sierra:
Design TL_UART, start of the top module:
module TL_UART #(
    parameter [15:0] C_DEFAULT_BAUD_RATE = 16'd868,
    parameter C_DEFAULT_TX_ON = 1,
    parameter C_DEFAULT_RX_ON = 1,
    parameter C_TILELINK_ID_WIDTH = 1
) (
    input  wire                           uart_clock_i,
    input  wire                           uart_reset_i,
    input  wire [                    2:0] uart_a_opcode,
    input  wire [                    2:0] uart_a_param,
    input  wire [                    2:0] uart_a_size,
    input  wire [C_TILELINK_ID_WIDTH-1:0] uart_a_source,
    input  wire [                   11:0] uart_a_address,
    input  wire [                    3:0] uart_a_mask,
    input  wire [                   31:0] uart_a_data,
    input  wire                           uart_a_corrupt,
    input  wire                           uart_a_valid,
    output wire                           uart_a_ready,
    output wire [                    2:0] uart_d_opcode,
    output wire [                    1:0] uart_d_param,
    output wire [                    2:0] uart_d_size,
    output wire [C_TILELINK_ID_WIDTH-1:0] uart_d_source,
    output wire                           uart_d_denied,
    output wire [                   31:0] uart_d_data,
    output wire                           uart_d_corrupt,
    output wire                           uart_d_valid,
    input  wire                           uart_d_ready,
    input  wire                           UART_RX,
    output wire                           UART_TX,
    output wire                           UART_RX_IRQ,
    output wire                           UART_TX_IRQ
);
Size in the first run: roughly 700 flip-flops, ~0.029 mm^2 of cells after synthesis.
==> flow/config.mk <==
export PLATFORM = sky130hd
export DESIGN_NAME = TL_UART
export DESIGN_NICKNAME = TL_UART
export VERILOG_FILES = /design/flow/design.v
export SDC_FILE = /design/flow/constraint.sdc
export NUM_CORES = 4
export LEC_CHECK = 0
export ABC_AREA = 0
export CAP_MARGIN = 35
export CELL_PAD_IN_SITES_GLOBAL_PLACEMENT = 3
export CORE_ASPECT_RATIO = 1.47
export CORE_MARGIN = 2
export CORE_UTILIZATION = 47
export GPL_TIMING_DRIVEN = 1
export PLACE_DENSITY_LB_ADDON = 0.11
export SETUP_SLACK_MARGIN = 0.93
export SLEW_MARGIN = 20
export TNS_END_PERCENT = 10
==> flow/constraint.sdc <==
create_clock -name core_clock -period 7.37 [get_ports {uart_clock_i}]
set_input_delay 1.4740 -clock core_clock [delete_from_list [all_inputs] [get_ports {uart_clock_i}]]
set_output_delay 1.4740 -clock core_clock [all_outputs]
set_load 0.01 [all_outputs]
run.sh (not shown) runs the stock make flow with config.mk's settings and CLKGATE_MAP_FILE=.
sierra | status: complete | timing, DRC, antenna: pass
--- input diff sierra..pepper ---
# sierra
export LEC_CHECK = 0
export ABC_AREA = 0
export CAP_MARGIN = 35
export CELL_PAD_IN_SITES_GLOBAL_PLACEMENT = 3
export CORE_ASPECT_RATIO = 1.47
export CORE_MARGIN = 2
export CORE_UTILIZATION = 47
export GPL_TIMING_DRIVEN = 1
export PLACE_DENSITY_LB_ADDON = 0.11
export SETUP_SLACK_MARGIN = 0.93
export SLEW_MARGIN = 20
export TNS_END_PERCENT = 10
create_clock -name core_clock -period 7.37 [get_ports {uart_clock_i}]
# pepper
export LEC_CHECK = 0
export CAP_MARGIN = 20
export CORE_MARGIN = 2
export CORE_UTILIZATION = 40
export PLACE_DENSITY = 0.6
export SLEW_MARGIN = 20
create_clock -name core_clock -period 4.73 [get_ports {uart_clock_i}]
[summary]
pepper has completed all stages; timing, DRC and antenna checks passed.
In the reports for pepper and sierra, the smaller relative area of clock buffers and inverters in the final design belongs to sierra.
Looking at placed instance area across pepper and sierra, the one that comes out higher is pepper.
Between pepper and sierra, the detailed-route via count is lower for sierra.
Of pepper and sierra, the higher total routing resource utilization after global routing belongs to sierra.
Die size: pepper exceeds sierra

* * *

Setup of run 1:
TL_UART again, from the RTL that the note above started with.
Settings: LEC_CHECK=0, CAP_MARGIN=25, CORE_ASPECT_RATIO=0.97, CORE_MARGIN=2, CORE_UTILIZATION=72, CTS_CLUSTER_DIAMETER=377, CTS_CLUSTER_SIZE=14, HOLD_SLACK_MARGIN=0.29, MAX_ROUTING_LAYER=met5, PLACE_DENSITY=0.78, SETUP_SLACK_MARGIN=-0.24, SLEW_MARGIN=20; clock period 4.06 ns.
The final layout from run 1, which completed every stage, passed the timing, DRC and antenna checks at the end of the flow.
What run 2 does differently from run 1 at the input level:
Settings: SETUP_SLACK_MARGIN: -0.24 -> unset; CORE_UTILIZATION: 72 -> 40; CTS_CLUSTER_DIAMETER: 377 -> unset; MAX_ROUTING_LAYER: met5 -> unset; HOLD_SLACK_MARGIN: 0.29 -> unset; CTS_CLUSTER_SIZE: 14 -> unset; PLACE_DENSITY: 0.78 -> 0.6; CORE_ASPECT_RATIO: 0.97 -> unset; CAP_MARGIN: 25 -> 20; the clock period (ns, I/O delays scaled along): 4.06 -> 8.0.
--- outcome ---
Run 2 was carried through to the last stage, and its layout satisfied the timing, DRC and antenna checks. Clock-buffer cell count (run 2 / run 1): 1.2. Summary of run 2 over run 1: clock buffer count from CTS moved up, wire length reported by the detailed router climbed about 2.3%.
Inputs modified between run 2 and run 3:
Settings: changing CORE_UTILIZATION from 40 to 65; setting CTS_CLUSTER_DIAMETER to 72 for the first time; setting GPL_ROUTABILITY_DRIVEN to 0 for the first time; changing CORE_MARGIN from 2 to 5; setting TNS_END_PERCENT to 40 for the first time.
### Flow results
Run 3 vs. run 2: via count down 77, clock share of power lower. In run 3 the number of tap cells inserted turned out 358 lower than in run 2. Of run 3 and run 2, the lower standard cell core area belongs to run 3. Per the comparison of run 3 with run 2, first-iteration DRC count picked up an extra 12%, all-layer global routing usage picked up an extra 7.6 points, smallest setup slack after layout picked up an extra 260 ps, highest achievable clock rate picked up an extra 13 MHz. Start point of the critical path: uart_a_address[7] -> run 3, uart_a_address[9] -> run 2.
Relative to run 3, the following input files were edited for run 4:
Settings: clearing GPL_ROUTABILITY_DRIVEN, which used to be 0; clearing TNS_END_PERCENT, which used to be 40; swapping 5 for 2 in CORE_MARGIN; swapping 65 for 69 in CORE_UTILIZATION; clearing CTS_CLUSTER_DIAMETER, which used to be 72; swapping 8.0 for 2.74 in the clock period (ns, I/O delays scaled along).
Findings:
Note that the routed length on met2 recorded for run 4 amounts to 1.09 times the value seen in run 3. Summary: with run 3 as the reference, cell area in run 4 moved up by a few percent. Fraction of power spent switching nets: run 4 vs run 3 up 0.65 points. Run 4: relative contribution of combinational cells to total power 0.6 points above run 3. In run 4 the count of cell instances traversed by the critical path turned out 1 lower than in run 3.
Changes in run 5 relative to run 4:
Settings: swapping 69 for 40 in CORE_UTILIZATION; putting SETUP_SLACK_MARGIN at -0.3 where nothing was set; swapping 2.74 for 4.73 in the clock period (ns, I/O delays scaled along).
--- outcome ---
Changes observed in run 5 relative to run 4: portion of total power attributed to combinational logic decreased 0.8 points, worst hold-check slack increased 150 ps, total number of placement rows increased 23. Actual transition at the worst max-transition pin up 46 ps in run 5 wrt run 4. Summary of run 5 over run 4: post-layout instance count excluding filler cells now larger; power now smaller; post-route standard cell area excluding fillers now smaller; non-clock buffer count now smaller. Detailed route, run 5 vs run 4: via total lower for run 5. The run with more routed wire is run 4, not run 5.
Power and IR drop assume default switching activity.
